==> design/flow/run.sh <==
#!/bin/bash
# the make line also repeats each setting of config.mk as NAME=value (left out here)
make -C /OpenROAD-flow-scripts/flow DESIGN_CONFIG=/design/flow/config.mk WORK_HOME=/design/flow/orfs CLKGATE_MAP_FILE= finish
==> design/flow/config.mk <==
export PLATFORM = sky130hd
export DESIGN_NAME = signalProcess
export DESIGN_NICKNAME = signalProcess
export VERILOG_FILES = /design/flow/design.v
export SDC_FILE = /design/flow/constraint.sdc
export NUM_CORES = 4
export LEC_CHECK = 0
export CAP_MARGIN = 20
export CORE_MARGIN = 2
export CORE_UTILIZATION = 72
export CTS_CLUSTER_SIZE = 25
export PLACE_DENSITY_LB_ADDON = 0.01
export SETUP_SLACK_MARGIN = 1.34
export SLEW_MARGIN = 20
==> design/flow/constraint.sdc <==
create_clock -name core_clock -period 6.92 [get_ports {clk}]
set_input_delay 1.3840 -clock core_clock [delete_from_list [all_inputs] [get_ports {clk}]]
set_output_delay 1.3840 -clock core_clock [all_outputs]
set_load 0.01 [all_outputs]
==> design/flow/design.v <==
`timescale 1ns / 1ps
module signalReceive(clk, rst, SCK, MOSI, byteReceived, dataByte, SSEL);
input clk;
input rst;
input SCK, SSEL, MOSI;
output byteReceived;
output [7:0] dataByte;
reg [2:0] bitcnt;
reg byte_received;   
reg [7:0] byte_data_received;
assign byteReceived = byte_received;
assign dataByte = byte_data_received;
reg [2:0] SCKr;  
reg [2:0] SSELr;  
reg [1:0] MOSIr; 
always @(posedge clk) 
begin
  if (rst)
    SCKr <= 3'b000;
  else
    SCKr <= {SCKr[1:0], SCK};
end
wire SCK_risingedge = (SCKr[2:1]==2'b01);   
wire SCK_fallingedge = (SCKr[2:1]==2'b10);   
always @(posedge clk) 
begin
  if (rst)
    SSELr <= 3'b111;
  else
    SSELr <= {SSELr[1:0], SSEL};
end
wire SSEL_active = ~SSELr[1];   
wire SSEL_startmessage = (SSELr[2:1]==2'b10);   
wire SSEL_endmessage = (SSELr[2:1]==2'b01);   
always @(posedge clk) 
begin
  MOSIr <= {MOSIr[0], MOSI};
end
wire MOSI_data = MOSIr[1];
always @(posedge clk)
begin
  if(rst)
  begin
    bitcnt <= 3'b000;
  end
  else if(~SSEL_active)
  begin
    bitcnt <= 3'b000;
  end
  else
  begin
    if(SCK_risingedge)
    begin
      bitcnt <= bitcnt + 3'b001;
      byte_data_received <= {byte_data_received[6:0], MOSI_data};
    end
  end
end
always @(posedge clk)
begin    
  if (rst)
    byte_received <= 1'b0;
  else
    byte_received <= SSEL_active && SCK_risingedge && (bitcnt==3'b111);
end 
endmodule
module sending(clk, rst, SCK, MISO, SSEL, data, signalReceived, byteSent);
input clk;
input rst;
input SCK;
output MISO;
input SSEL;
input [7:0] data;
input signalReceived;
output byteSent;
reg byte_sent;
assign byteSent = byte_sent;
reg [7:0] byte_data_sent;
reg byte_sent_2clk;
reg [2:0] cnt;
reg [2:0] SCKr;  
always @(posedge clk) 
begin
 if (rst)
   SCKr <= 3'b000;
 else
   SCKr <= {SCKr[1:0], SCK};
end
wire SCK_risingedge = (SCKr[2:1]==2'b01);   
wire SCK_fallingedge = (SCKr[2:1]==2'b10);   
reg [2:0] SSELr;  
always @(posedge clk) 
begin
  if (rst)
    SSELr <= 3'b111;
  else
    SSELr <= {SSELr[1:0], SSEL};
end
wire SSEL_active = ~SSELr[1];   
wire SSEL_startmessage = (SSELr[2:1]==2'b10);   
wire SSEL_endmessage = (SSELr[2:1]==2'b01);   
always @(posedge clk) 
begin
  if(rst)
  begin
    cnt <= 3'b000;
    byte_data_sent <= 8'h00;
  end
  else if(signalReceived)
  begin
    if(~SSEL_active) 
    begin
      cnt<=3'b000;   
    end
    else
    begin
      if(byte_sent_2clk)
      begin
        byte_data_sent <= data;
      end
      if(SCK_risingedge)
      begin
        cnt <= cnt + 3'b001;
        byte_data_sent <= {byte_data_sent[6:0], 1'b0};
      end
    end
  end
end
always @(posedge clk)
begin
  if(rst)
  begin
    byte_sent_2clk <= 1'b0;
    byte_sent <= 1'b0;
  end
  else if(signalReceived)
  begin
    if (byte_sent_2clk)
    begin
      byte_sent_2clk <= 1'b0;
    end
    if (byte_sent)
    begin
      byte_sent_2clk <= 1'b1;
      byte_sent <= SSEL_active && SCK_risingedge && (cnt==3'b111);
    end
    else
    begin
      byte_sent <= SSEL_active && SCK_risingedge && (cnt==3'b111);
    end
  end
end
assign MISO = byte_data_sent[7];   
endmodule
`timescale 1ns / 1ps
module signalProcess(clk, rst, SCK, MOSI, MISO, SSEL);
input clk;
input rst;
input SCK, SSEL, MOSI;
output MISO;
wire [7:0] dataByte;
wire [7:0] sendByte;
reg [7:0] compressedX [63:0];
reg [6:0] inputCounter;
wire byte_received;
reg signalReceived;
wire byteSent;
integer i;
integer j;
assign sendByte = compressedX[j[5:0]];
signalReceive srA(.clk(clk), .rst(rst), .SCK(SCK), .MOSI(MOSI), .byteReceived(byte_received), .dataByte(dataByte), .SSEL(SSEL));
always @(posedge clk)
begin 
  if(rst)
  begin
    i <= 0;
    inputCounter <= 7'b0000000;
  end
  else if(~signalReceived)
  begin
    if(byte_received)
    begin
      i <= i+1;
      inputCounter <= inputCounter + 7'b0000001; 
    end
  end
end
always @(posedge clk)
begin 
  if(~rst && ~signalReceived && byte_received && i >= 0 && i < 64)
    compressedX[i[5:0]] <= dataByte;
end
always @(posedge clk)
begin
  if(rst)
    signalReceived <= 1'b0;
  else
    signalReceived <= (inputCounter == 7'b1000000);
end
sending sB(.clk(clk), .rst(rst), .SCK(SCK), .MISO(MISO), .SSEL(SSEL), .data(sendByte), .signalReceived(signalReceived), .byteSent(byteSent));
always @(posedge clk)
begin
  if(rst)
    j <= -1;
  else if(signalReceived)
  begin
    if(byteSent)
    begin
      j <= j+1;
    end 
  end
end
endmodule
==> impl_metrics.ini, run 1 <==
; physical design summary
[synth]
synth_seq_share = 0.733
common_cells = edfxtp_1 (520), nor2_1 (131), mux4_2 (126)
most_common_cell = edfxtp_1
syn_area_per_cell_um2 = 17.8
syn_inst = 1317
mux_share = 0.134
ys_sh_adder = 0.00481
floorplan.nets = 1331
top_cell_area_share = 0.668
synth.cell_area_um2 = 23400
yosys.area.top_type = edfxtp_1
logic_family = multiplexers
area_leaders = edfxtp_1 (67%), mux4_2 (12%), dfxtp_1 (6.5%)
yosys_area_um2 = 23400
synth_top_flop_cell = edfxtp_1
aoi_share = 0.0269
synth_xor_xnor_area_share = 0.0127
edf_count = 520
yosys_cells = 1317
synthDistinctLibCells = 54
simple_gate_area_frac = 0.0710
async_flop_share = 0
synth_warnings = 3
ys_ff = 596

[critical_path]
r2r_start = signalReceived
crit_path_start = rst
crit_family = simple AND/OR/NAND/NOR gates
critPathMaxStageDelay_ns = 0.93
crit_buf_inv = 1
critPathMaxFanout = 8
worst-path-stages = 6
critPathKind = in -> reg
crit_required_ns = 7.13
r2r_cells = 6
path_cells = buf_2 -> nor4_1 -> nand4_1 -> nor2_1 -> nand4_1 -> nor2_1
crit_path_end_kind = flop
crit_arrival_ns = 4.22
r2r_slack_ns = 3.24
start_kind = primary input
crit_path_end = compressedX[38][7]
rr_endpoint = compressedX[38][7]
cp_slowest_cell = nor2_1

[power_and_ir_drop]
p_sw_uw = 1320
power_frac_seq = 0.555
pg_clk_uw = 3070
comb_cell_power_uw = 21.0
pwr-share-clk = 0.442
p_comb_frac = 0.003
internal_power_uw = 5620
p_leak_uw = 0.00823
pg_seq_uw = 3850
p_sw_frac = 0.190
peakVddDrop_uv = 265
power_leader = sequential cells
power_density_nw_per_um2 = 271

[routing]
wl_um = 54900
dr_total_vias = 12800
viasPerCell = 7.06
drt_iter0_drc = 1969
first_pass_iters = 6
drc = 0
ant_nets = 0
wl_per_cell_um = 30.3
antenna_cells = 0

[timing]
clock-skew-final_ns = 0.0250
max_slew.worst_pin.slew_ns = 1.02
max-slew-margin-rel = 0.316
max_freq_mhz = 249
rsz0062_at_grt = false
fin_tns_setup_ns = 0
setup_viol = 0
finalCriticalPeriod_ns = 4.02
finalMaxSlewViolations = 0
min_period_over_period = 0.580
final_hold_viol_count = 0

[die]
io_pins = 6
die_w_um = 184
initCoreUtil = 0.736
dieArea_um2 = 33900
die_h_um = 184
coreArea_um2 = 31800
fp-row-count = 65

[cts]
ctsResizeCount = 0
postCtsHoldBufs = 0
cts_setup_buffers = 0
cts_buffer_depth = 3
cts_sinks = 596
worstSkewPairLatency_ns = 0.59
numCtsBuffers = 55
cts_tree = built
cts-root-buf = clkbuf_16
path_clk_slew_ns = 0.06
htreeDepth = 2

[global_routing]
grt_overflow = 0
antenna_found_initial = 0
grt_pass1_vias = 12300
track_usage = 0.341
grt_max_degree = 119
grt_pass1_wl_um = 82200

[finish]
area_delta_synth_final_pct = 9.54
nets = 1341
final_core_util = 0.806

[outcome]
status = complete, no violations

[flow_run]
drv_cap = 0
log.warning_count = 31

[place]
io_buffers = 5
hpwl_um = 31400
gp_congestion = 0.922

[min_path]
whs_path_depth = 0
hp-start = srA.MOSIr[0]
hold_path_end = srA.MOSIr[1]
hp-class = reg -> reg
-- area by class of cell --
type | count | area (um2)
inverter | 11 | 41.3
multi-input combinational | 641 | 5840
clock buffer | 65 | 1490
tap | 435 | 544
sequential | 596 | 17100
timing repair buffer | 22 | 185
fill | 1547 | 6180
clock inverter | 39 | 377
-- through the flow --
stage	hold slack [ns]	setup slack (ns)	cell area, um2	cells	total power [uW]
after floorplan	0.310	3.84	23400	1317	3940
final	0.333	2.90	25600	1809	6940
after CTS	0.335	3.06	25600	1809	6960
after global routing	0.352	2.82	25600	1809	7110
after global placement	0.310	2.62	23800	1705	3950
after detailed placement	0.321	2.53	23800	1705	3950
-- metal layers --
metal  track usage  wire, um  vias to the layer above
li1              -         -                     5254
met1         0.505     20800                     6456
met2         0.529     26200                      931
met3        0.0624      6060                      131
met4         0.112      1830                        0
met5             0         0                        -
==> run 2: changes to the inputs <==
- ABC_AREA: default -> 0
- CAP_MARGIN: 20 -> 35
- CELL_PAD_IN_SITES_DETAIL_PLACEMENT: default -> 0
- CELL_PAD_IN_SITES_GLOBAL_PLACEMENT: default -> 1
- CORE_MARGIN: 2 -> 4
- CORE_UTILIZATION: 72 -> 40
- CTS_CLUSTER_SIZE: 25 -> 35
- GPL_ROUTABILITY_DRIVEN: default -> 0
- HOLD_SLACK_MARGIN: default -> 0.2
- MAX_ROUTING_LAYER: default -> met4
- PLACE_DENSITY: default -> 0.53
- PLACE_DENSITY_LB_ADDON: 0.01 -> default
- SETUP_SLACK_MARGIN: 1.34 -> 0.48
- clock period: 6.92 -> 4.96 ns (I/O delays scaled with it)
==> run 2 against run 1 <==
  * Design area rose by 4.6%
  * Power rose by 48%
  * Register-to-register slack worse by 1.7 ns
  * Critical path depth rose by 1
  * Sequential power is about 40% higher
  * Clock skew down 0.0084 ns
  * Clock-buffer cell count up 13
  * Synthesized area unchanged
  * Sequential share of layout area fell by 2.9 points
  * Clock power up 59%
  * Largest cell class unchanged
==> impl_metrics.ini, run 2 <==
; physical design summary
[outcome]
status = complete, no violations

[die]
die_h_um = 250
initCoreUtil = 0.405
io_pins = 6
coreArea_um2 = 57800
dieArea_um2 = 62400
die_w_um = 250
fp-row-count = 88

[cts]
cts_sinks = 596
numCtsBuffers = 66
cts-root-buf = clkbuf_16
postCtsHoldBufs = 0
worstSkewPairLatency_ns = 0.59
ctsResizeCount = 0
path_clk_slew_ns = 0.05
htreeDepth = 3
cts_tree = built
cts_buffer_depth = 3
cts_setup_buffers = 0

[min_path]
hold_path_end = srA.MOSIr[1]
whs_path_depth = 0
hp-start = srA.MOSIr[0]
hp-class = reg -> reg

[power_and_ir_drop]
pg_seq_uw = 5380
power_frac_seq = 0.523
pwr-share-clk = 0.474
p_leak_uw = 0.00864
p_sw_uw = 1950
p_comb_frac = 0.003
power_density_nw_per_um2 = 384
power_leader = sequential cells
comb_cell_power_uw = 31.0
peakVddDrop_uv = 255
internal_power_uw = 8330
pg_clk_uw = 4870
p_sw_frac = 0.190

[global_routing]
grt_pass1_vias = 12500
grt_pass1_wl_um = 89300
track_usage = 0.202
antenna_found_initial = 0
grt_max_degree = 66
grt_overflow = 0

[finish]
area_delta_synth_final_pct = 14.6
nets = 1395
layoutNonFillerInstCount = 2195

[timing]
postLayoutSetupSlackWorst_ns = 1.55
min_period_over_period = 0.688
final_hold_viol_count = 0
clock-skew-final_ns = 0.0166
max-slew-margin-rel = 0.413
max_slew.worst_pin.slew_ns = 0.875
finalCriticalPeriod_ns = 3.41
finalMaxSlewViolations = 0
max_freq_mhz = 293
rsz0062_at_grt = false
setup_viol = 0
fin_tns_setup_ns = 0

[routing]
wl_um = 60800
dr_total_vias = 12200
ant_nets = 0
first_pass_iters = 5
drt_iter0_drc = 1028
drc = 0
wl_per_cell_um = 27.7
antenna_cells = 0
viasPerCell = 5.57

[synth]
synth_warnings = 3
ys_sh_adder = 0.00481
yosys_area_um2 = 23400
aoi_share = 0.0269
yosys.area.top_type = edfxtp_1
synth_seq_share = 0.733
async_flop_share = 0
yosys_cells = 1317
floorplan.nets = 1331
synth_xor_xnor_area_share = 0.0127
synth_top_flop_cell = edfxtp_1
mux_share = 0.134
common_cells = edfxtp_1 (520), nor2_1 (131), mux4_2 (126)
area_leaders = edfxtp_1 (67%), mux4_2 (12%), dfxtp_1 (6.5%)
ys_ff = 596
edf_count = 520
most_common_cell = edfxtp_1
synthDistinctLibCells = 54
syn_inst = 1317
top_cell_area_share = 0.668
simple_gate_area_frac = 0.0710
logic_family = multiplexers
synth.cell_area_um2 = 23400
syn_area_per_cell_um2 = 17.8

[critical_path]
crit_path_end = compressedX[47][5]
crit_path_start = signalReceived
crit_buf_inv = 2
start_kind = flop
critPathMaxStageDelay_ns = 0.63
path_cells = nor2b_1 -> buf_4 -> nand4_1 -> nor2_1 -> nand2_1 -> buf_4 -> nor2_1
r2r_start = signalReceived
rr_endpoint = compressedX[47][5]
critPathMaxFanout = 15
critPathKind = reg -> reg
r2r_cells = 7
crit_family = simple AND/OR/NAND/NOR gates
worst-path-stages = 7
r2r_slack_ns = 1.55
crit_path_end_kind = flop
crit_required_ns = 5.17
cp_slowest_cell = nor2_1
crit_arrival_ns = 3.62

[place]
io_buffers = 5
hpwl_um = 37300
placedCellCount = 2072
place_worst_setup_slack_ns = 1.13

[flow_run]
log.warning_count = 29
drv_cap = 0
[run 2: layout make-up]
cell class | instances | area [um2]
clock inverters | 39 | 389
inverters | 11 | 41.3
repair buffers | 65 | 658
clock buffers | 78 | 1760
well taps | 765 | 957
fillers | 4928 | 31000
multi-input cells | 641 | 5840
flip-flops and latches | 596 | 17100
[run 2: stage by stage]
step | hold slack [ns] | total power (uW) | utilization | area (um2)
floorplan | 0.310 | 5500 | - | 23400
global placement | 0.315 | 5520 | 0.422 | 24400
detailed placement | 0.315 | 5520 | 0.424 | 24500
CTS | 0.328 | 10400 | 0.461 | 26700
global route | 0.340 | 10600 | 0.464 | 26800
finish | 0.325 | 10300 | 0.464 | 26800
[run 2: layer usage]
metal	vias to the layer above	part of all wire	GRT usage
li1	5367	-	-
met1	6441	0.45	0.278
met2	343	0.48	0.318
met3	82	0.049	0.0286
met4	0	0.021	0.0559
met5	-	0	-
==> run 3: changes to the inputs <==
- ABC_AREA: 0 -> default
- CAP_MARGIN: 35 -> 20
- CELL_PAD_IN_SITES_DETAIL_PLACEMENT: 0 -> default
- CELL_PAD_IN_SITES_GLOBAL_PLACEMENT: 1 -> default
- CORE_MARGIN: 4 -> 2
- CTS_CLUSTER_SIZE: 35 -> default
- GPL_ROUTABILITY_DRIVEN: 0 -> default
- HOLD_SLACK_MARGIN: 0.2 -> default
- MAX_ROUTING_LAYER: met4 -> default
- PLACE_DENSITY: 0.53 -> default
- SETUP_SLACK_MARGIN: 0.48 -> -0.11
- clock period: 4.96 -> 4.54 ns (I/O delays scaled with it)
==> run 3 against run 2 <==
  * Still clean on timing, DRC and antenna
  * Clock power down 4.9%
  * Flip-flop count did not move
  * Routed wire length shrank 12%
  * Non-clock buffer count fell by 6
  * Via count decreased by 0.99%
  * Clock-buffer cell count shrank 6
==> impl_metrics.ini, run 3 <==
; physical design summary
[synth]
synth.cell_area_um2 = 23400
aoi_share = 0.0269
top_cell_area_share = 0.668
yosys.area.top_type = edfxtp_1
mux_share = 0.134
most_common_cell = edfxtp_1
synth_warnings = 3
yosys_area_um2 = 23400
synthDistinctLibCells = 54
edf_count = 520
floorplan.nets = 1331
synth_seq_share = 0.733
yosys_cells = 1317
syn_inst = 1317
ys_ff = 596
area_leaders = edfxtp_1 (67%), mux4_2 (12%), dfxtp_1 (6.5%)
synth_top_flop_cell = edfxtp_1
simple_gate_area_frac = 0.0710
syn_area_per_cell_um2 = 17.8
common_cells = edfxtp_1 (520), nor2_1 (131), mux4_2 (126)
synth_xor_xnor_area_share = 0.0127
ys_sh_adder = 0.00481
logic_family = multiplexers
async_flop_share = 0

[timing]
fin_tns_setup_ns = 0
clock-skew-final_ns = 0.0300
min_period_over_period = 0.758
finalMaxSlewViolations = 0
postLayoutSetupSlackWorst_ns = 1.10
max-slew-margin-rel = 0.286
max_slew.worst_pin.slew_ns = 1.07
max_freq_mhz = 291
finalCriticalPeriod_ns = 3.44
rsz0062_at_grt = false
final_hold_viol_count = 0
setup_viol = 0

[cts]
numCtsBuffers = 59
cts_sinks = 596
path_clk_slew_ns = 0.06
cts-root-buf = clkbuf_16
cts_setup_buffers = 0
postCtsHoldBufs = 0
worstSkewPairLatency_ns = 0.64
htreeDepth = 2
cts_tree = built
cts_buffer_depth = 3
ctsResizeCount = 0

[global_routing]
grt_pass1_wl_um = 80100
use_met1 = 0.253
grt_max_degree = 74
busiest_layer = met2
antenna_found_initial = 1
track_usage = 0.180
grt_overflow = 0
grt_use_met3 = 0.0292
grt_pass1_vias = 12100
grt_util_met2 = 0.289

[power_and_ir_drop]
pwr-share-clk = 0.440
p_comb_frac = 0.003
pg_seq_uw = 5870
p_sw_uw = 2050
p_leak_uw = 0.00838
power_leader = sequential cells
total_power_uw = 10500
peakVddDrop_uv = 289
comb_cell_power_uw = 30.4
internal_power_uw = 8490
pg_clk_uw = 4630
power_frac_seq = 0.557
p_sw_frac = 0.195
power_density_nw_per_um2 = 401

[place]
io_buffers = 5
hpwl_um = 32300
place_worst_setup_slack_ns = 0.495
dpl_cell_area_um2 = 24400
gp_congestion = 0.841

[finish]
area_delta_synth_final_pct = 12.2
fillCellCount = 4943
nets = 1382
flop_area_um2 = 17100
comb_area_um2 = 5850
fin_area_um2 = 26300

[outcome]
status = complete, no violations

[critical_path]
crit_path_end_kind = flop
cp_slowest_cell = nor2_1
start_kind = flop
crit_path_end = compressedX[24][6]
crit_arrival_ns = 3.70
path_cells = nor4_1 -> nand4_1 -> nor2_1 -> nand3_1 -> nor2_1
crit_family = simple AND/OR/NAND/NOR gates
crit_path_start = i[24]
r2r_cells = 5
crit_buf_inv = 0
rr_endpoint = compressedX[24][6]
critPathMaxFanout = 8
critPathMaxStageDelay_ns = 0.88
critPathKind = reg -> reg
path_common_cell = nor2_1
crit_required_ns = 4.80
r2r_slack_ns = 1.10
worst-path-stages = 5
r2r_start = i[24]

[routing]
viasPerCell = 5.55
drc = 0
dr_total_vias = 12100
wl_um = 53700
antenna_cells = 0
wl_per_cell_um = 24.6
ant_nets = 0
first_pass_iters = 7
drt_iter0_drc = 1194

[die]
initCoreUtil = 0.405
fp-row-count = 88
die_h_um = 246
dieArea_um2 = 60400
coreArea_um2 = 57800
die_w_um = 246
io_pins = 6

[min_path]
whs_path_depth = 0
hold_path_end = srA.MOSIr[1]
hp-class = reg -> reg
hp-start = srA.MOSIr[0]

[flow_run]
log.warning_count = 29
drv_cap = 0
-- run 3: routing by layer --
layer | up-vias | routed length, um | share of wire
li1 | 5339 | - | -
met1 | 6215 | 22900 | 0.43
met2 | 462 | 25700 | 0.48
met3 | 94 | 3650 | 0.068
met4 | 2 | 1410 | 0.026
met5 | - | 12 | 0.00022
-- run 3: final cells by class --
type | count | area share
Sequential cell | 596 | 0.653
Multi-Input combinational cell | 641 | 0.223
Clock buffer | 72 | 0.0581
Tap cell | 765 | 0.0365
Timing Repair Buffer | 59 | 0.0172
Clock inverter | 37 | 0.0109
Inverter | 11 | 0.00157
-- run 3: stage by stage --
stage | utilization | instances | hold slack (ns)
3_5_place_dp | 0.423 | 2072 | 0.323
6_report | 0.454 | 2181 | 0.330
5_1_grt | 0.454 | 2181 | 0.339
3_3_place_gp | 0.423 | 2072 | 0.313
2_1_floorplan | - | 1317 | 0.310
4_1_cts | 0.454 | 2181 | 0.337
==> run 4: changes to the inputs <==
- CELL_PAD_IN_SITES_DETAIL_PLACEMENT: default -> 2
- CELL_PAD_IN_SITES_GLOBAL_PLACEMENT: default -> 1
- CORE_MARGIN: 2 -> 7
- CORE_UTILIZATION: 40 -> 63
- CTS_CLUSTER_SIZE: default -> 36
- GPL_ROUTABILITY_DRIVEN: default -> 0
- GPL_TIMING_DRIVEN: default -> 1
- HOLD_SLACK_MARGIN: default -> 0.12
- MIN_ROUTING_LAYER: default -> met2
- PLACE_DENSITY: default -> 0.79
- SETUP_SLACK_MARGIN: -0.11 -> 1.22
- TNS_END_PERCENT: default -> 30
- clock period: 4.54 -> 4.79 ns (I/O delays scaled with it)
==> run 4 against run 3 <==
  * The flow now stops in detailed placement (3_5_place_dp)
  * Synthesized area unchanged
  * Die area fell by 29%
  * Synthesized cell count unchanged
==> impl_metrics.ini, run 4 <==
; implementation run metrics
[synth]
ys_sh_adder = 0.00481
yosys.area.top_type = edfxtp_1
logic_family = multiplexers
yosys_cells = 1317
yosys_area_um2 = 23400
synth_xor_xnor_area_share = 0.0127
common_cells = edfxtp_1 (520), nor2_1 (131), mux4_2 (126)
syn_inst = 1317
mux_share = 0.134
async_flop_share = 0
synth.cell_area_um2 = 23400
edf_count = 520
most_common_cell = edfxtp_1
synth_top_flop_cell = edfxtp_1
synthDistinctLibCells = 54
ys_ff = 596
synth_seq_share = 0.733
simple_gate_area_frac = 0.0710
area_leaders = edfxtp_1 (67%), mux4_2 (12%), dfxtp_1 (6.5%)
syn_area_per_cell_um2 = 17.8
aoi_share = 0.0269
synth_warnings = 3
top_cell_area_share = 0.668
floorplan.nets = 1331

[die]
io_pins = 6
die_w_um = 207
coreArea_um2 = 36600
dieArea_um2 = 42700
fp-row-count = 70
die_h_um = 207
initCoreUtil = 0.639

[outcome]
lastStage = detailed placement (3_5_place_dp)
status = aborted with a tool error
tool.error = [ERROR DPL-0033] detailed placement checks failed during check placement.

[place]
io_buffers = 5
-- run 4: stage by stage --
step / total power (uW) / worst slack, ns / cells
floorplan: 5700 / 2.14 / 1317
global placement: 5710 / 1.03 / 1753
==> run 5: changes to the inputs <==
- CELL_PAD_IN_SITES_DETAIL_PLACEMENT: 2 -> default
- CELL_PAD_IN_SITES_GLOBAL_PLACEMENT: 1 -> default
- CORE_MARGIN: 7 -> 2
- CORE_UTILIZATION: 63 -> 72
- CTS_CLUSTER_SIZE: 36 -> 51
- GPL_ROUTABILITY_DRIVEN: 0 -> default
- GPL_TIMING_DRIVEN: 1 -> default
- HOLD_SLACK_MARGIN: 0.12 -> default
- MIN_ROUTING_LAYER: met2 -> default
- PLACE_DENSITY: 0.79 -> default
- PLACE_DENSITY_LB_ADDON: default -> 0.0
- SETUP_SLACK_MARGIN: 1.22 -> 0.02
- TNS_END_PERCENT: 30 -> default
- clock period: 4.79 -> 2.73 ns (I/O delays scaled with it)
==> run 5 against run 4 <==
  * The run now finishes clean
  * Die area shrank 21%
  * Synthesized cell count is the same
  * Synthesized area is the same
==> impl_metrics.ini, run 5 <==
; physical design summary
[cts]
numCtsBuffers = 56
cts_sinks = 596
ctsResizeCount = 0
cts-root-buf = clkbuf_16
cts_tree = built
postCtsHoldBufs = 0
cts_setup_buffers = 0
htreeDepth = 2
worstSkewPairLatency_ns = 0.59
path_clk_slew_ns = 0.06
cts_buffer_depth = 3

[synth]
synthDistinctLibCells = 54
yosys_area_um2 = 23400
aoi_share = 0.0269
synth_seq_share = 0.733
logic_family = multiplexers
floorplan.nets = 1331
yosys_cells = 1317
synth_top_flop_cell = edfxtp_1
async_flop_share = 0
ys_ff = 596
synth_xor_xnor_area_share = 0.0127
mux_share = 0.134
common_cells = edfxtp_1 (520), nor2_1 (131), mux4_2 (126)
area_leaders = edfxtp_1 (67%), mux4_2 (12%), dfxtp_1 (6.5%)
most_common_cell = edfxtp_1
syn_inst = 1317
synth.cell_area_um2 = 23400
syn_area_per_cell_um2 = 17.8
top_cell_area_share = 0.668
simple_gate_area_frac = 0.0710
synth_warnings = 3
yosys.area.top_type = edfxtp_1
ys_sh_adder = 0.00481
edf_count = 520

[finish]
area_delta_synth_final_pct = 13.8
fin_area_um2 = 26600
fillCellCount = 1451
nets = 1440

[min_path]
hp-start = srA.MOSIr[0]
whs_path_depth = 0
hp-class = reg -> reg
hold_path_end = srA.MOSIr[1]

[critical_path]
crit_arrival_ns = 2.89
start_kind = flop
critPathKind = reg -> reg
crit_path_end_kind = flop
worst-path-stages = 7
crit_path_end = compressedX[36][1]
r2r_cells = 7
crit_buf_inv = 2
r2r_start = i[24]
r2r_slack_ns = 0.12
critPathMaxFanout = 7
path_cells = nor4_1 -> nand4_1 -> nor2_1 -> nand3_1 -> buf_4 -> nor2_1 -> buf_4
crit_path_start = i[24]
crit_required_ns = 3.02
rr_endpoint = compressedX[36][1]
cp_slowest_cell = nand3_1
crit_family = simple AND/OR/NAND/NOR gates
critPathMaxStageDelay_ns = 0.48

[power_and_ir_drop]
power_frac_seq = 0.538
peakVddDrop_uv = 804
pwr-share-clk = 0.459
power_leader = sequential cells
power_density_nw_per_um2 = 682
comb_cell_power_uw = 51.7
pg_seq_uw = 9770
internal_power_uw = 14700
pg_clk_uw = 8340
p_sw_uw = 3420
p_leak_uw = 0.00884
p_sw_frac = 0.188
p_comb_frac = 0.003

[place]
hpwl_um = 32000
gp_congestion = 0.888
io_buffers = 5
dpl_cell_area_um2 = 24600

[die]
dieArea_um2 = 33900
fp-row-count = 65
die_h_um = 184
coreArea_um2 = 31800
io_pins = 6
die_w_um = 184
initCoreUtil = 0.736

[timing]
finalCriticalPeriod_ns = 2.61
final_hold_viol_count = 0
max-slew-margin-rel = 0.415
min_period_over_period = 0.956
clock-skew-final_ns = 0.0339
fin_tns_setup_ns = 0
setup_viol = 0
rsz0062_at_grt = true
max_slew.worst_pin.slew_ns = 0.877
max_freq_mhz = 383
finalMaxSlewViolations = 0

[routing]
wl_um = 55000
viasPerCell = 6.81
antenna_cells = 0
wl_per_cell_um = 28.8
dr_total_vias = 13000
drc = 0
first_pass_iters = 5
drt_iter0_drc = 1845
ant_nets = 0

[global_routing]
track_usage = 0.341
use_met1 = 0.470
grt_overflow = 0
grt_pass1_wl_um = 83100
grt_util_met2 = 0.553
grt_max_degree = 75
grt_use_met3 = 0.0684
grt_pass1_vias = 13200
antenna_found_initial = 0
busiest_layer = met2

[flow_run]
log.warning_count = 30
drv_cap = 0

[outcome]
status = complete, no violations
==> run 5: final cells by class <==
cell class | count | area (um2) | share of cell area
clock inverters | 40 | 519 | 0.0195
repair buffers | 120 | 1060 | 0.0398
well taps | 435 | 544 | 0.0204
clock buffers | 65 | 1460 | 0.0547
multi-input cells | 641 | 5860 | 0.220
flip-flops and latches | 596 | 17100 | 0.644
inverters | 11 | 41.3 | 0.00155
==> run 5: metrics by stage <==
stage	utilization	hold WS, ns	setup WS (ns)	total power [uW]	std cells
2_1_floorplan	-	0.310	0.487	10000	1317
3_3_place_gp	0.775	0.315	0.135	10000	1803
3_5_place_dp	0.775	0.318	0.0381	10000	1803
4_1_cts	0.837	0.333	0.0554	18200	1908
5_1_grt	0.837	0.345	0.00362	18500	1908
6_report	0.837	0.332	0.121	18200	1908
==> run 5: metal layers <==
metal | wire, um | share of wire
met3 | 6000 | 0.11
met5 | 0 | 0
met4 | 1880 | 0.034
met1 | 19800 | 0.36
met2 | 27300 | 0.50
==> run 6: changes to the inputs <==
- CAP_MARGIN: 20 -> 35
- CELL_PAD_IN_SITES_DETAIL_PLACEMENT: default -> 0
- CORE_MARGIN: 2 -> 3
- CORE_UTILIZATION: 72 -> 66
- CTS_CLUSTER_DIAMETER: default -> 330
- CTS_CLUSTER_SIZE: 51 -> default
- PLACE_DENSITY_LB_ADDON: 0.0 -> 0.06
- SETUP_SLACK_MARGIN: 0.02 -> default
- SLEW_MARGIN: 20 -> 25
- clock period: 2.73 -> 4.97 ns (I/O delays scaled with it)
==> run 6 against run 5 <==
  * Still clean
  * Synthesized cell count stayed put
  * First-iteration DRC count is 18% lower
  * Non-clock buffer count is 90 lower
  * Via count is 5.3% lower
  * Sequential share of layout area is 2.2 points higher
  * Clock-buffer cell count is 1 higher
  * Cell count is 3.7% lower
  * Register-to-register slack better by 1.5 ns
  * Sequential power is 45% lower
  * Synthesized area stayed put
  * Hold slack better by 0.0011 ns
  * Critical path type unchanged
  * Critical endpoint is now compressedX[34][0]
  * Largest cell class unchanged
==> impl_metrics.ini, run 6 <==
; physical design summary
[synth]
common_cells = edfxtp_1 (520), nor2_1 (131), mux4_2 (126)
synth_top_flop_cell = edfxtp_1
simple_gate_area_frac = 0.0710
mux_share = 0.134
top_cell_area_share = 0.668
ys_ff = 596
floorplan.nets = 1331
synth_xor_xnor_area_share = 0.0127
synth_warnings = 3
most_common_cell = edfxtp_1
synth.cell_area_um2 = 23400
edf_count = 520
syn_inst = 1317
synthDistinctLibCells = 54
yosys_cells = 1317
async_flop_share = 0
syn_area_per_cell_um2 = 17.8
yosys_area_um2 = 23400
yosys.area.top_type = edfxtp_1
aoi_share = 0.0269
area_leaders = edfxtp_1 (67%), mux4_2 (12%), dfxtp_1 (6.5%)
synth_seq_share = 0.733
ys_sh_adder = 0.00481
logic_family = multiplexers

[routing]
first_pass_iters = 6
viasPerCell = 6.69
dr_total_vias = 12300
drc = 0
antenna_cells = 0
wl_um = 53500
drt_iter0_drc = 1508
ant_nets = 0
wl_per_cell_um = 29.1

[place]
placedCellCount = 1731
io_buffers = 5
gp_congestion = 0.879
hpwl_um = 32500
dpl_cell_area_um2 = 23900

[finish]
fin_area_um2 = 25700
comb_area_um2 = 5850
area_delta_synth_final_pct = 10.0
flop_area_um2 = 17100
nets = 1350
fillCellCount = 2016
layoutNonFillerInstCount = 1838

[critical_path]
crit_buf_inv = 0
worst-path-stages = 5
r2r_slack_ns = 1.62
start_kind = flop
path_cells = nor4_1 -> nand4_1 -> nor2_1 -> nand4_1 -> nor2_1
critPathMaxStageDelay_ns = 0.83
crit_required_ns = 5.20
rr_endpoint = compressedX[34][0]
r2r_start = i[22]
critPathKind = reg -> reg
r2r_cells = 5
critPathMaxFanout = 8
crit_path_end = compressedX[34][0]
crit_family = simple AND/OR/NAND/NOR gates
crit_arrival_ns = 3.59
crit_path_start = i[22]
crit_path_end_kind = flop
cp_slowest_cell = nor2_1

[power_and_ir_drop]
comb_cell_power_uw = 28.9
pwr-share-clk = 0.437
p_sw_uw = 1900
total_power_uw = 9580
p_comb_frac = 0.003
power_leader = sequential cells
power_frac_seq = 0.560
pg_clk_uw = 4190
peakVddDrop_uv = 402
p_sw_frac = 0.199
p_leak_uw = 0.00827
power_density_nw_per_um2 = 372
pg_seq_uw = 5360
internal_power_uw = 7680

[global_routing]
grt_max_degree = 76
grt_overflow = 0
grt_pass1_vias = 12100
grt_pass1_wl_um = 80300
antenna_found_initial = 1
track_usage = 0.291

[die]
io_pins = 6
die_w_um = 194
die_h_um = 194
fp-row-count = 68
dieArea_um2 = 37700
initCoreUtil = 0.674
coreArea_um2 = 34700

[timing]
final_hold_viol_count = 0
hold-worst-slack_ns = 0.333
setup_viol = 0
finalMaxSlewViolations = 0
max_freq_mhz = 298
fin_tns_setup_ns = 0
max-slew-margin-rel = 0.397
finalCriticalPeriod_ns = 3.35
max_slew.worst_pin.slew_ns = 0.900
min_period_over_period = 0.674
clock-skew-final_ns = 0.0142
rsz0062_at_grt = false

[flow_run]
log.warning_count = 29
drv_cap = 0

[cts]
numCtsBuffers = 56
postCtsHoldBufs = 0
cts_setup_buffers = 0
cts_tree = built
cts-root-buf = clkbuf_16
path_clk_slew_ns = 0.06
cts_buffer_depth = 3
ctsResizeCount = 0
htreeDepth = 2
worstSkewPairLatency_ns = 0.61
cts_sinks = 596

[min_path]
whs_path_depth = 0
hold_path_end = srA.MOSIr[1]
hp-start = srA.MOSIr[0]
hp-class = reg -> reg

[outcome]
status = complete, no violations
[run 6: layer usage]
layer,routed length [um],up-vias,share of wire,global-route usage
met5,16,-,0.00030,0
met4,1760,2,0.033,0.0971
met3,5030,110,0.094,0.0560
met2,25900,669,0.48,0.452
met1,20800,6258,0.39,0.428
li1,-,5264,-,-
[run 6: per-stage QoR]
stage	setup slack [ns]	utilization
floorplan	2.28	-
global placement	1.18	0.686
detailed placement	1.03	0.688
CTS	1.65	0.740
global route	1.44	0.741
finish	1.62	0.741
[run 6: cell type report]
| class | count | share of cell area |
|---|---|---|
| inverters | 11 | 0.00160 |
| well taps | 455 | 0.0221 |
| multi-input cells | 641 | 0.227 |
| clock inverters | 39 | 0.0117 |
| repair buffers | 30 | 0.0122 |
| flip-flops and latches | 596 | 0.666 |
| clock buffers | 66 | 0.0589 |
==> run 7: changes to the inputs <==
- CAP_MARGIN: 35 -> 0
- CELL_PAD_IN_SITES_DETAIL_PLACEMENT: 0 -> default
- CORE_MARGIN: 3 -> 2
- CORE_UTILIZATION: 66 -> 72
- CTS_CLUSTER_DIAMETER: 330 -> 374
- CTS_CLUSTER_SIZE: default -> 25
- PLACE_DENSITY: default -> 0.36
- PLACE_DENSITY_LB_ADDON: 0.06 -> default
- SETUP_SLACK_MARGIN: default -> -0.46
- SLEW_MARGIN: 25 -> 20
- clock period: 4.97 -> 5.64 ns (I/O delays scaled with it)
==> run 7 against run 6 <==
  * Die area decreased by 10%
  * Design area decreased by 4.5%
  * Global-route usage increased by 2.8 points
  * Cell count decreased by 4.4%
  * Synthesized area unchanged
  * Register-to-register slack improved by 0.68 ns
  * Synthesized cell count unchanged
  * Clock power decreased by 47%
  * Sequential share of layout area increased by 3.1 points
  * Clock-buffer cell count decreased by 17
  * Hold slack improved by 0.017 ns
  * Largest cell class unchanged
==> impl_metrics.ini, run 7 <==
; physical design summary
[die]
dieArea_um2 = 33900
die_w_um = 184
fp-row-count = 65
coreArea_um2 = 31800
die_h_um = 184
initCoreUtil = 0.736
io_pins = 6

[routing]
antenna_cells = 0
drc = 0
wl_um = 52100
viasPerCell = 6.99
dr_total_vias = 12300
ant_nets = 0
drt_iter0_drc = 1682
first_pass_iters = 5
wl_per_cell_um = 29.7

[power_and_ir_drop]
pg_clk_uw = 2200
p_leak_uw = 0.00771
peakVddDrop_uv = 356
p_sw_uw = 1280
p_sw_frac = 0.184
comb_cell_power_uw = 26.1
p_comb_frac = 0.004
power_leader = sequential cells
power_frac_seq = 0.679
power_density_nw_per_um2 = 283
internal_power_uw = 5670
pwr-share-clk = 0.317
pg_seq_uw = 4720

[synth]
most_common_cell = edfxtp_1
area_leaders = edfxtp_1 (67%), mux4_2 (12%), dfxtp_1 (6.5%)
aoi_share = 0.0269
async_flop_share = 0
logic_family = multiplexers
synth_xor_xnor_area_share = 0.0127
synthDistinctLibCells = 54
yosys_cells = 1317
synth.cell_area_um2 = 23400
floorplan.nets = 1331
syn_inst = 1317
top_cell_area_share = 0.668
syn_area_per_cell_um2 = 17.8
ys_sh_adder = 0.00481
edf_count = 520
synth_top_flop_cell = edfxtp_1
mux_share = 0.134
ys_ff = 596
yosys_area_um2 = 23400
simple_gate_area_frac = 0.0710
synth_seq_share = 0.733
common_cells = edfxtp_1 (520), nor2_1 (131), mux4_2 (126)
synth_warnings = 3
yosys.area.top_type = edfxtp_1

[place]
placedCellCount = 1709
gp_congestion = 0.893
io_buffers = 5
hpwl_um = 31600

[critical_path]
critPathMaxStageDelay_ns = 0.84
r2r_slack_ns = 2.30
critPathMaxFanout = 14
path_cells = buf_2 -> nor4_1 -> nand4_1 -> nor2_1 -> nand4_1 -> nor2_1
crit_family = simple AND/OR/NAND/NOR gates
cp_slowest_cell = nor2_1
critPathKind = in -> reg
r2r_cells = 5
crit_path_start = rst
start_kind = primary input
crit_arrival_ns = 3.89
worst-path-stages = 6
crit_buf_inv = 1
crit_required_ns = 5.86
crit_path_end = compressedX[51][0]
crit_path_end_kind = flop
rr_endpoint = compressedX[51][0]
r2r_start = i[24]

[cts]
cts_sinks = 596
cts_setup_buffers = 0
numCtsBuffers = 27
path_clk_slew_ns = 0.09
postCtsHoldBufs = 0
ctsResizeCount = 0
cts-root-buf = clkbuf_16
worstSkewPairLatency_ns = 0.59
htreeDepth = 1
cts_buffer_depth = 3
cts_tree = built

[timing]
min_period_over_period = 0.651
final_hold_viol_count = 0
fin_tns_setup_ns = 0
finalCriticalPeriod_ns = 3.67
finalMaxSlewViolations = 0
clock-skew-final_ns = 0.0191
max-slew-margin-rel = 0.382
setup_viol = 0
rsz0062_at_grt = false
max_freq_mhz = 272
max_slew.worst_pin.slew_ns = 0.926

[min_path]
whs_path_depth = 0
hp-start = srA.MOSIr[0]
hold_path_end = srA.MOSIr[1]
hp-class = reg -> reg

[flow_run]
log.warning_count = 31
drv_cap = 0

[global_routing]
antenna_found_initial = 2
track_usage = 0.319
grt_pass1_wl_um = 77300
grt_overflow = 0
grt_max_degree = 66
grt_pass1_vias = 11900

[finish]
layoutNonFillerInstCount = 1758
area_delta_synth_final_pct = 5.09
nets = 1317
fillCellCount = 1751

[outcome]
status = complete, no violations
-- run 7: area by class of cell --
type / count / area [um2] / share of cell area
well taps: 435 / 544 / 0.0221
flip-flops and latches: 596 / 17100 / 0.698
repair buffers: 26 / 228 / 0.00926
inverters: 11 / 41.3 / 0.00168
multi-input cells: 641 / 5840 / 0.238
clock buffers: 49 / 779 / 0.0317
-- run 7: metal layers --
metal / up-vias / global-route usage / part of all wire
li1: 5170 / - / -
met1: 6207 / 0.478 / 0.39
met2: 816 / 0.497 / 0.47
met3: 100 / 0.0484 / 0.11
met4: 0 / 0.105 / 0.035
met5: - / 0 / 0
-- run 7: per-stage QoR --
step,hold WS [ns],setup slack [ns],total power (uW),instance area (um2),utilization
2_1_floorplan,0.310,2.82,4840,23400,-
3_3_place_gp,0.317,1.60,4850,23800,0.748
3_5_place_dp,0.340,1.45,4850,23800,0.748
4_1_cts,0.357,2.07,6960,24600,0.773
5_1_grt,0.361,1.86,7090,24600,0.773
6_report,0.351,1.97,6950,24600,0.773
==> run 8: changes to the inputs <==
- CAP_MARGIN: 0 -> 25
- CELL_PAD_IN_SITES_GLOBAL_PLACEMENT: default -> 0
- CTS_CLUSTER_DIAMETER: 374 -> 41
- CTS_CLUSTER_SIZE: 25 -> 46
- GPL_ROUTABILITY_DRIVEN: default -> 1
- GPL_TIMING_DRIVEN: default -> 1
- MIN_ROUTING_LAYER: default -> met1
- PLACE_DENSITY: 0.36 -> 0.35
- SETUP_SLACK_MARGIN: -0.46 -> 0.72
- clock period: 5.64 -> 2.52 ns (I/O delays scaled with it)
==> run 8 against run 7 <==
  * The layout now fails its checks (negative setup slack)
  * Synthesized cell count is the same
  * Design area rose by 19%
  * Flip-flop count unchanged
  * Power rose to 2.8 times the previous value
  * Sequential power grew 120%
  * Die area stayed put
  * Worst setup slack worse by 2.0 ns
  * Synthesized area stayed put
  * Register-to-register slack worse by 2.3 ns
  * Cell count rose by 14%
  * Utilization up 15 points
  * Critical path depth rose by 3
==> impl_metrics.ini, run 8 <==
; physical design summary
[global_routing]
track_usage = 0.406
grt_pass1_vias = 14400
antenna_found_initial = 1
grt_overflow = 0
grt_max_degree = 76
grt_pass1_wl_um = 96900

[cts]
numCtsBuffers = 52
cts_tree = built
cts_sinks = 596
cts-root-buf = clkbuf_16
path_clk_slew_ns = 0.08
cts_buffer_depth = 3
postCtsHoldBufs = 0
worstSkewPairLatency_ns = 0.59
htreeDepth = 2

[power_and_ir_drop]
power_leader = sequential cells
p_comb_frac = 0.004
power_density_nw_per_um2 = 657
pg_clk_uw = 8630
pg_seq_uw = 10500
pwr-share-clk = 0.448
comb_cell_power_uw = 68.2
p_leak_uw = 0.00978
internal_power_uw = 14800
p_sw_frac = 0.233
power_frac_seq = 0.548
peakVddDrop_uv = 779
p_sw_uw = 4480

[timing]
min_period_over_period = 1.01
finalMaxSlewViolations = 0
postLayoutSetupSlackWorst_ns = -0.0250
max_slew.worst_pin.slew_ns = 1.08
clock-skew-final_ns = 0.0283
max_freq_mhz = 393
hold-worst-slack_ns = 0.346
setup_viol = 41
final_hold_viol_count = 0
max-slew-margin-rel = 0.277
rsz0062_at_grt = true
finalCriticalPeriod_ns = 2.54

[synth]
syn_inst = 1317
area_leaders = edfxtp_1 (67%), mux4_2 (12%), dfxtp_1 (6.5%)
yosys_area_um2 = 23400
synth_xor_xnor_area_share = 0.0127
top_cell_area_share = 0.668
synth_top_flop_cell = edfxtp_1
simple_gate_area_frac = 0.0710
aoi_share = 0.0269
edf_count = 520
floorplan.nets = 1331
synth_warnings = 3
mux_share = 0.134
yosys_cells = 1317
common_cells = edfxtp_1 (520), nor2_1 (131), mux4_2 (126)
synth.cell_area_um2 = 23400
synthDistinctLibCells = 54
synth_seq_share = 0.733
logic_family = multiplexers
syn_area_per_cell_um2 = 17.8
ys_sh_adder = 0.00481
yosys.area.top_type = edfxtp_1
ys_ff = 596
async_flop_share = 0
most_common_cell = edfxtp_1

[place]
placedCellCount = 1805
dpl_cell_area_um2 = 24800
hpwl_um = 32400
gp_congestion = 0.918
place_worst_setup_slack_ns = 0.113
io_buffers = 5

[finish]
layoutNonFillerInstCount = 2003
area_delta_synth_final_pct = 25.3
nets = 1539
fillCellCount = 804
final_core_util = 0.921
fin_area_um2 = 29300

[routing]
drt_iter0_drc = 2809
dr_total_vias = 15400
ant_nets = 0
viasPerCell = 7.70
first_pass_iters = 7
drc = 0
wl_per_cell_um = 37.8
wl_um = 75600

[die]
initCoreUtil = 0.736
die_h_um = 184
die_w_um = 184
io_pins = 6
coreArea_um2 = 31800
dieArea_um2 = 33900
fp-row-count = 65

[critical_path]
crit_family = simple AND/OR/NAND/NOR gates
crit_path_start = i[13]
critPathMaxStageDelay_ns = 0.39
r2r_start = i[13]
critPathKind = reg -> reg
crit_required_ns = 2.82
crit_buf_inv = 4
path_cells = nor4_1 -> nand4_1 -> nor2_4 -> buf_6 -> buf_12 -> nand3_4 -> buf_12 -> nor2_4 -> buf_6
r2r_cells = 9
start_kind = flop
crit_path_end = compressedX[13][5]
critPathMaxFanout = 8
r2r_slack_ns = -0.02
worst-path-stages = 9
rr_endpoint = compressedX[13][5]
cp_slowest_cell = dfxtp_1
crit_arrival_ns = 2.85
crit_path_end_kind = flop

[min_path]
hp-start = srA.MOSIr[0]
hp-class = reg -> reg
whs_path_depth = 0
hold_path_end = srA.MOSIr[1]

[outcome]
status = finished with violations
violations = negative setup slack

[flow_run]
drv_cap = 0
log.warning_count = 34
run 8: area by class of cell:
type                    instances  area, um2  share of cell area
diodes                          1       2.50           0.0000854
well taps                     435        544              0.0186
multi-input cells             641       6920               0.236
flip-flops and latches        596      17200               0.587
inverters                      11       45.0             0.00154
clock inverters                42        522              0.0178
clock buffers                  54       1330              0.0454
repair buffers                223       2720              0.0929
run 8: timing repair:
item	CTS	global route
endpoints found under the setup margin	539	539
resized	276	87
pin swaps	74	54
cloned	6	2
endpoints found under the hold margin	0	0
setup buffers	67	26
run 8: stage by stage:
| stage | total power (uW) | TNS (ns) |
|---|---|---|
| 5_1_grt | 19500 | -0.267 |
| 2_1_floorplan | 10800 | 0 |
| 3_5_place_dp | 10800 | 0 |
| 4_1_cts | 19000 | 0 |
| 3_3_place_gp | 10800 | 0 |
| 6_report | 19300 | -0.528 |
run 8: metal layers:
layer	vias up	global-route usage	wire length [um]
met5	-	0	0
met4	0	0.191	6560
met3	538	0.0982	10800
met2	1753	0.658	35700
met1	7458	0.529	22600
li1	5671	-	-
==> run 9: changes to the inputs <==
- CAP_MARGIN: 25 -> 20
- CELL_PAD_IN_SITES_GLOBAL_PLACEMENT: 0 -> default
- CTS_CLUSTER_DIAMETER: 41 -> 362
- CTS_CLUSTER_SIZE: 46 -> 13
- GPL_ROUTABILITY_DRIVEN: 1 -> default
- GPL_TIMING_DRIVEN: 1 -> default
- MIN_ROUTING_LAYER: met1 -> default
- PLACE_DENSITY: 0.35 -> default
- PLACE_DENSITY_LB_ADDON: default -> 0.15
- SETUP_SLACK_MARGIN: 0.72 -> 0.35
==> run 9 against run 8 <==
  * The run now finishes clean
  * Flip-flop count did not move
  * Clock skew shrank 0.0099 ns
  * Design area decreased by 8.3%
  * Via count decreased by 12%
  * Largest power group unchanged
==> impl_metrics.ini, run 9 <==
; physical design summary
[synth]
async_flop_share = 0
simple_gate_area_frac = 0.0710
syn_area_per_cell_um2 = 17.8
edf_count = 520
synth.cell_area_um2 = 23400
logic_family = multiplexers
syn_inst = 1317
synthDistinctLibCells = 54
ys_sh_adder = 0.00481
synth_warnings = 3
floorplan.nets = 1331
synth_seq_share = 0.733
synth_top_flop_cell = edfxtp_1
mux_share = 0.134
yosys.area.top_type = edfxtp_1
ys_ff = 596
yosys_cells = 1317
most_common_cell = edfxtp_1
top_cell_area_share = 0.668
yosys_area_um2 = 23400
common_cells = edfxtp_1 (520), nor2_1 (131), mux4_2 (126)
area_leaders = edfxtp_1 (67%), mux4_2 (12%), dfxtp_1 (6.5%)
aoi_share = 0.0269
synth_xor_xnor_area_share = 0.0127

[min_path]
hp-class = reg -> reg
whs_path_depth = 0
hold_path_end = srA.MOSIr[1]
hp-start = srA.MOSIr[0]

[timing]
clock-skew-final_ns = 0.0184
max_freq_mhz = 432
fin_tns_setup_ns = 0
final_hold_viol_count = 0
min_period_over_period = 0.918
finalCriticalPeriod_ns = 2.31
hold-worst-slack_ns = 0.355
rsz0062_at_grt = true
setup_viol = 0
max-slew-margin-rel = 0.417
max_slew.worst_pin.slew_ns = 0.874
finalMaxSlewViolations = 0

[critical_path]
r2r_cells = 8
crit_required_ns = 2.97
crit_path_end = sB.byte_data_sent[3]
crit_family = AND-OR/OR-AND gates
path_cells = buf_12 -> buf_16 -> buf_12 -> mux4_2 -> nor2_1 -> a311o_1 -> a221o_1 -> a221oi_1
critPathMaxFanout = 7
path_common_cell = buf_12
crit_path_end_kind = flop
rr_endpoint = sB.byte_data_sent[3]
worst-path-stages = 8
cp_slowest_cell = dfxtp_4
r2r_slack_ns = 0.21
start_kind = flop
critPathMaxStageDelay_ns = 0.37
critPathKind = reg -> reg
crit_buf_inv = 3
crit_arrival_ns = 2.76

[power_and_ir_drop]
comb_cell_power_uw = 59.1
pg_clk_uw = 7170
internal_power_uw = 14400
power_leader = sequential cells
power_density_nw_per_um2 = 663
p_comb_frac = 0.003
pwr-share-clk = 0.403
p_leak_uw = 0.00888
power_frac_seq = 0.594
peakVddDrop_uv = 841
p_sw_frac = 0.191
pg_seq_uw = 10600
p_sw_uw = 3400

[cts]
cts-root-buf = clkbuf_16
postCtsHoldBufs = 0
path_clk_slew_ns = 0.07
worstSkewPairLatency_ns = 0.57
htreeDepth = 2
cts_buffer_depth = 3
cts_sinks = 596
cts_tree = built
numCtsBuffers = 51

[die]
initCoreUtil = 0.736
fp-row-count = 65
io_pins = 6
coreArea_um2 = 31800
die_h_um = 184
dieArea_um2 = 33900
die_w_um = 184

[global_routing]
grt_pass1_wl_um = 84400
track_usage = 0.347
grt_max_degree = 76
antenna_found_initial = 0
grt_overflow = 0
grt_pass1_vias = 13400

[routing]
wl_um = 58300
first_pass_iters = 5
viasPerCell = 7.01
ant_nets = 0
dr_total_vias = 13500
drc = 0
antenna_cells = 0
drt_iter0_drc = 1944
wl_per_cell_um = 30.2

[finish]
area_delta_synth_final_pct = 14.8
layoutNonFillerInstCount = 1929
fillCellCount = 1348
nets = 1476

[flow_run]
log.warning_count = 33
drv_cap = 0

[place]
hpwl_um = 32300
gp_congestion = 0.857
io_buffers = 5
placedCellCount = 1824

[outcome]
status = complete, no violations
## run 9: layout make-up
class | count | area, um2 | share of cell area
Sequential cell | 596 | 17200 | 0.639
Multi-Input combinational cell | 641 | 6070 | 0.226
Timing Repair Buffer | 161 | 1610 | 0.0599
Clock buffer | 82 | 1410 | 0.0526
Tap cell | 435 | 544 | 0.0203
Inverter | 11 | 41.3 | 0.00154
Clock inverter | 3 | 28.8 | 0.00107
## run 9: repair_timing
action,in CTS,in global routing
pin swaps,6,12
endpoints found under the setup margin,509,480
gates resized,17,73
gates cloned,0,4
setup buffers,9,7
## run 9: metal layers
layer  routed length [um]  global-route usage  share of wire
met1                20500               0.484           0.35
met2                28100               0.546           0.48
met3                 7050              0.0775           0.12
met4                 2680               0.139          0.046
met5                    0                   0              0
## run 9: per-stage QoR
step	util	setup slack, ns	total power [uW]	cell area (um2)
floorplan	-	0.277	10800	23400
global placement	0.779	0.122	10800	24800
detailed placement	0.779	0.0924	10800	24800
CTS	0.831	0.310	17800	26400
global route	0.845	0.196	18200	26900
finish	0.845	0.208	17800	26900
==> run 10: changes to the inputs <==
- ABC_AREA: default -> 1
- CTS_CLUSTER_DIAMETER: 362 -> 282
- CTS_CLUSTER_SIZE: 13 -> 10
- PLACE_DENSITY: default -> 0.37
- PLACE_DENSITY_LB_ADDON: 0.15 -> default
- SETUP_SLACK_MARGIN: 0.35 -> 0.75
==> run 10 against run 9 <==
  * Cell count up 45%
  * Design area up 12%
  * Still clean
  * Die area up 3.5%
  * Routed wire length up 31%
==> impl_metrics.ini, run 10 <==
; physical design summary
[flow_run]
log.warning_count = 34
drv_cap = 0

[routing]
dr_total_vias = 19200
wl_um = 76300
wl_per_cell_um = 27.2
ant_nets = 0
antenna_cells = 0
drt_iter0_drc = 3913
viasPerCell = 6.84
first_pass_iters = 8
drc = 0

[power_and_ir_drop]
p_sw_frac = 0.191
comb_cell_power_uw = 67.7
peakVddDrop_uv = 605
internal_power_uw = 15700
power_leader = sequential cells
pwr-share-clk = 0.453
p_comb_frac = 0.003
p_leak_uw = 0.0108
p_sw_uw = 3720
power_density_nw_per_um2 = 647
pg_seq_uw = 10600
pg_clk_uw = 8810
power_frac_seq = 0.544

[timing]
rsz0062_at_grt = true
postLayoutSetupSlackWorst_ns = 0.252
clock-skew-final_ns = 0.0254
finalCriticalPeriod_ns = 2.27
max_freq_mhz = 441
max_slew.worst_pin.slew_ns = 0.991
max-slew-margin-rel = 0.338
setup_viol = 0
finalMaxSlewViolations = 0
min_period_over_period = 0.900
final_hold_viol_count = 0
fin_tns_setup_ns = 0

[place]
gp_congestion = 0.946
io_buffers = 5
hpwl_um = 35600
place_worst_setup_slack_ns = 0.147

[critical_path]
worst-path-stages = 8
r2r_start = i[20]
crit_arrival_ns = 2.56
r2r_slack_ns = 0.25
crit_path_end_kind = flop
path_cells = nor4_2 -> nand4_1 -> nor2_4 -> buf_12 -> nand3_4 -> buf_12 -> nor2_4 -> buf_6
crit_family = simple AND/OR/NAND/NOR gates
critPathMaxStageDelay_ns = 0.36
rr_endpoint = compressedX[26][2]
crit_buf_inv = 3
critPathKind = reg -> reg
crit_path_end = compressedX[26][2]
crit_required_ns = 2.81
start_kind = flop
critPathMaxFanout = 8
r2r_cells = 8
cp_slowest_cell = nor4_2
crit_path_start = i[20]

[global_routing]
grt_pass1_wl_um = 106000
track_usage = 0.407
antenna_found_initial = 0
grt_overflow = 0
grt_max_degree = 66
grt_pass1_vias = 18600

[synth]
synthDistinctLibCells = 35
synth_warnings = 3
common_cells = nand2_1 (664), edfxtp_1 (520), nand3_1 (488)
edf_count = 520
ys_sh_adder = 0.00465
synth_seq_share = 0.707
synth.cell_area_um2 = 24200
yosys_area_um2 = 24200
top_cell_area_share = 0.644
synth_xor_xnor_area_share = 0.00506
synth_top_flop_cell = edfxtp_1
simple_gate_area_frac = 0.242
area_leaders = edfxtp_1 (64%), nand2_1 (10%), nand3_1 (10%)
aoi_share = 0.0119
yosys.area.top_type = edfxtp_1
floorplan.nets = 2204
syn_inst = 2190
yosys_cells = 2190
mux_share = 0
syn_area_per_cell_um2 = 11.1
logic_family = simple AND/OR/NAND/NOR gates
ys_ff = 596
async_flop_share = 0
most_common_cell = nand2_1

[die]
dieArea_um2 = 35100
fp-row-count = 67
die_w_um = 187
die_h_um = 187
io_pins = 6
coreArea_um2 = 33400
initCoreUtil = 0.726

[cts]
path_clk_slew_ns = 0.06
postCtsHoldBufs = 0
cts-root-buf = clkbuf_16
worstSkewPairLatency_ns = 0.59
htreeDepth = 3
cts_buffer_depth = 3
cts_tree = built
cts_sinks = 596
numCtsBuffers = 69

[finish]
area_delta_synth_final_pct = 24.2
nets = 2351

[min_path]
hp-start = srA.MOSIr[0]
hp-class = reg -> reg
whs_path_depth = 0
hold_path_end = srA.MOSIr[1]

[outcome]
status = complete, no violations
==> run 10: metrics by stage <==
step / util / hold slack, ns / cell area (um2) / total power, uW / cells
5_1_grt: 0.902 / 0.354 / 30100 / 19800 / 2804
3_5_place_dp: 0.764 / 0.326 / 25500 / 10900 / 2639
4_1_cts: 0.874 / 0.346 / 29200 / 19300 / 2780
3_3_place_gp: 0.764 / 0.320 / 25500 / 10900 / 2639
2_1_floorplan: - / 0.310 / 24300 / 10800 / 2190
6_report: 0.902 / 0.343 / 30100 / 19500 / 2804
==> run 10: per-layer routing <==
layer / up-vias / track usage / share of wire
met3: 498 / 0.0897 / 0.14
li1: 7916 / - / -
met5: - / 0 / 0
met4: 0 / 0.220 / 0.073
met1: 8881 / 0.523 / 0.32
met2: 1891 / 0.657 / 0.47
==> run 10: what timing repair did <==
action	CTS	global route
pin swaps	38	29
setup endpoints to repair	541	536
resized	244	187
cloned	20	1
setup buffers	31	23
==> run 10: cell type report <==
cell class / instances / area, um2
Clock inverter: 2 / 38.8
Timing Repair inverter: 1 / 8.76
Timing Repair Buffer: 194 / 2730
Fill cell: 1274 / 3270
Inverter: 54 / 249
Tap cell: 448 / 561
Multi-Input combinational cell: 1421 / 7470
Sequential cell: 596 / 17200
Clock buffer: 88 / 1840
==> run 11: changes to the inputs <==
- ABC_AREA: 1 -> default
- CTS_CLUSTER_DIAMETER: 282 -> default
- CTS_CLUSTER_SIZE: 10 -> 51
- PLACE_DENSITY: 0.37 -> default
- PLACE_DENSITY_LB_ADDON: default -> 0.0
- SETUP_SLACK_MARGIN: 0.75 -> -0.2
==> run 11 against run 10 <==
  * The layout now fails its checks (negative setup slack)
  * Largest cell class unchanged
  * First-iteration DRC count down 56%
  * Highest routed layer unchanged
  * Hold slack worse by 0.015 ns
  * Design area is 12% lower
  * Critical path depth shrank 2
  * Via count decreased by 32%
  * Clock power fell by 3.3%
  * Sequential power about the same
  * Synthesized cell count shrank 40%
==> impl_metrics.ini, run 11 <==
; physical design summary
[outcome]
status = finished with violations
violations = negative setup slack

[place]
io_buffers = 5
dpl_cell_area_um2 = 24800
hpwl_um = 32600
gp_congestion = 0.941

[cts]
cts_buffer_depth = 3
worstSkewPairLatency_ns = 0.58
cts_tree = built
cts-root-buf = clkbuf_16
numCtsBuffers = 54
cts_setup_buffers = 0
postCtsHoldBufs = 0
cts_sinks = 596
ctsResizeCount = 0
path_clk_slew_ns = 0.06
htreeDepth = 2

[critical_path]
critPathMaxFanout = 24
worst-path-stages = 6
crit_arrival_ns = 3.01
r2r_slack_ns = -0.06
critPathKind = reg -> reg
start_kind = flop
r2r_cells = 6
crit_path_end = sB.byte_data_sent[0]
crit_required_ns = 2.94
critPathMaxStageDelay_ns = 0.65
rr_endpoint = sB.byte_data_sent[0]
cp_slowest_cell = dfxtp_4
crit_buf_inv = 1
crit_path_end_kind = flop
crit_family = simple AND/OR/NAND/NOR gates
path_cells = buf_12 -> mux4_2 -> mux2_2 -> and3_1 -> nor4_1 -> o211ai_1

[finish]
final_core_util = 0.837
area_delta_synth_final_pct = 13.9
nets = 1463
fillCellCount = 1417
comb_area_um2 = 5850
flop_area_um2 = 17100
fin_area_um2 = 26600

[timing]
max_slew.worst_pin.slew_ns = 0.850
final_hold_viol_count = 0
setup_viol = 1
hold-worst-slack_ns = 0.327
clock-skew-final_ns = 0.0209
max_freq_mhz = 387
finalCriticalPeriod_ns = 2.58
postLayoutSetupSlackWorst_ns = -0.0646
max-slew-margin-rel = 0.429
finalMaxSlewViolations = 0
min_period_over_period = 1.03

[synth]
logic_family = multiplexers
edf_count = 520
synth_warnings = 3
yosys_area_um2 = 23400
yosys_cells = 1317
synth.cell_area_um2 = 23400
top_cell_area_share = 0.668
synth_xor_xnor_area_share = 0.0127
ys_sh_adder = 0.00481
synthDistinctLibCells = 54
syn_inst = 1317
yosys.area.top_type = edfxtp_1
synth_seq_share = 0.733
mux_share = 0.134
most_common_cell = edfxtp_1
common_cells = edfxtp_1 (520), nor2_1 (131), mux4_2 (126)
ys_ff = 596
floorplan.nets = 1331
synth_top_flop_cell = edfxtp_1
simple_gate_area_frac = 0.0710
syn_area_per_cell_um2 = 17.8
async_flop_share = 0
area_leaders = edfxtp_1 (67%), mux4_2 (12%), dfxtp_1 (6.5%)
aoi_share = 0.0269

[die]
dieArea_um2 = 33900
die_w_um = 184
fp-row-count = 65
initCoreUtil = 0.736
io_pins = 6
coreArea_um2 = 31800
die_h_um = 184

[power_and_ir_drop]
pg_clk_uw = 8520
pg_seq_uw = 10600
p_sw_uw = 3560
pwr-share-clk = 0.445
p_leak_uw = 0.00890
power_frac_seq = 0.552
total_power_uw = 19200
power_leader = sequential cells
peakVddDrop_uv = 1000
internal_power_uw = 15600
power_density_nw_per_um2 = 719
p_sw_frac = 0.186
comb_cell_power_uw = 60.6
p_comb_frac = 0.003

[routing]
drc = 0
wl_per_cell_um = 28.9
viasPerCell = 6.78
ant_nets = 0
antenna_cells = 0
wl_um = 55700
first_pass_iters = 5
dr_total_vias = 13100
drt_iter0_drc = 1720

[global_routing]
grt_pass1_wl_um = 83700
grt_overflow = 0
track_usage = 0.344
grt_pass1_vias = 13400
grt_max_degree = 66
antenna_found_initial = 0

[min_path]
whs_path_depth = 0
hp-start = srA.MOSIr[0]
hold_path_end = srA.MOSIr[1]
hp-class = reg -> reg

[flow_run]
log.warning_count = 29
drv_cap = 0
## run 11: area by class of cell
class,count,share of cell area
multi-input cells,641,0.220
flip-flops and latches,596,0.644
clock buffers,61,0.0525
well taps,435,0.0204
clock inverters,40,0.0167
repair buffers,145,0.0454
inverters,11,0.00155
## run 11: routing by layer
metal | share of wire | vias up | global-route usage
met5 | 0 | - | 0
met4 | 0.038 | 0 | 0.128
met3 | 0.10 | 136 | 0.0662
met2 | 0.50 | 835 | 0.566
met1 | 0.36 | 6627 | 0.468
li1 | - | 5482 | -
## run 11: stage by stage
step,std cells,TNS [ns],setup WS [ns]
after CTS,1929,-0.0479,-0.0479
after detailed placement,1828,-0.00693,-0.00693
final,1929,-0.0646,-0.0646
after global placement,1828,-0.0396,-0.0396
after global routing,1929,-0.184,-0.184
after floorplan,1317,0,0.277
Power is estimated from default activity; no workload was simulated.
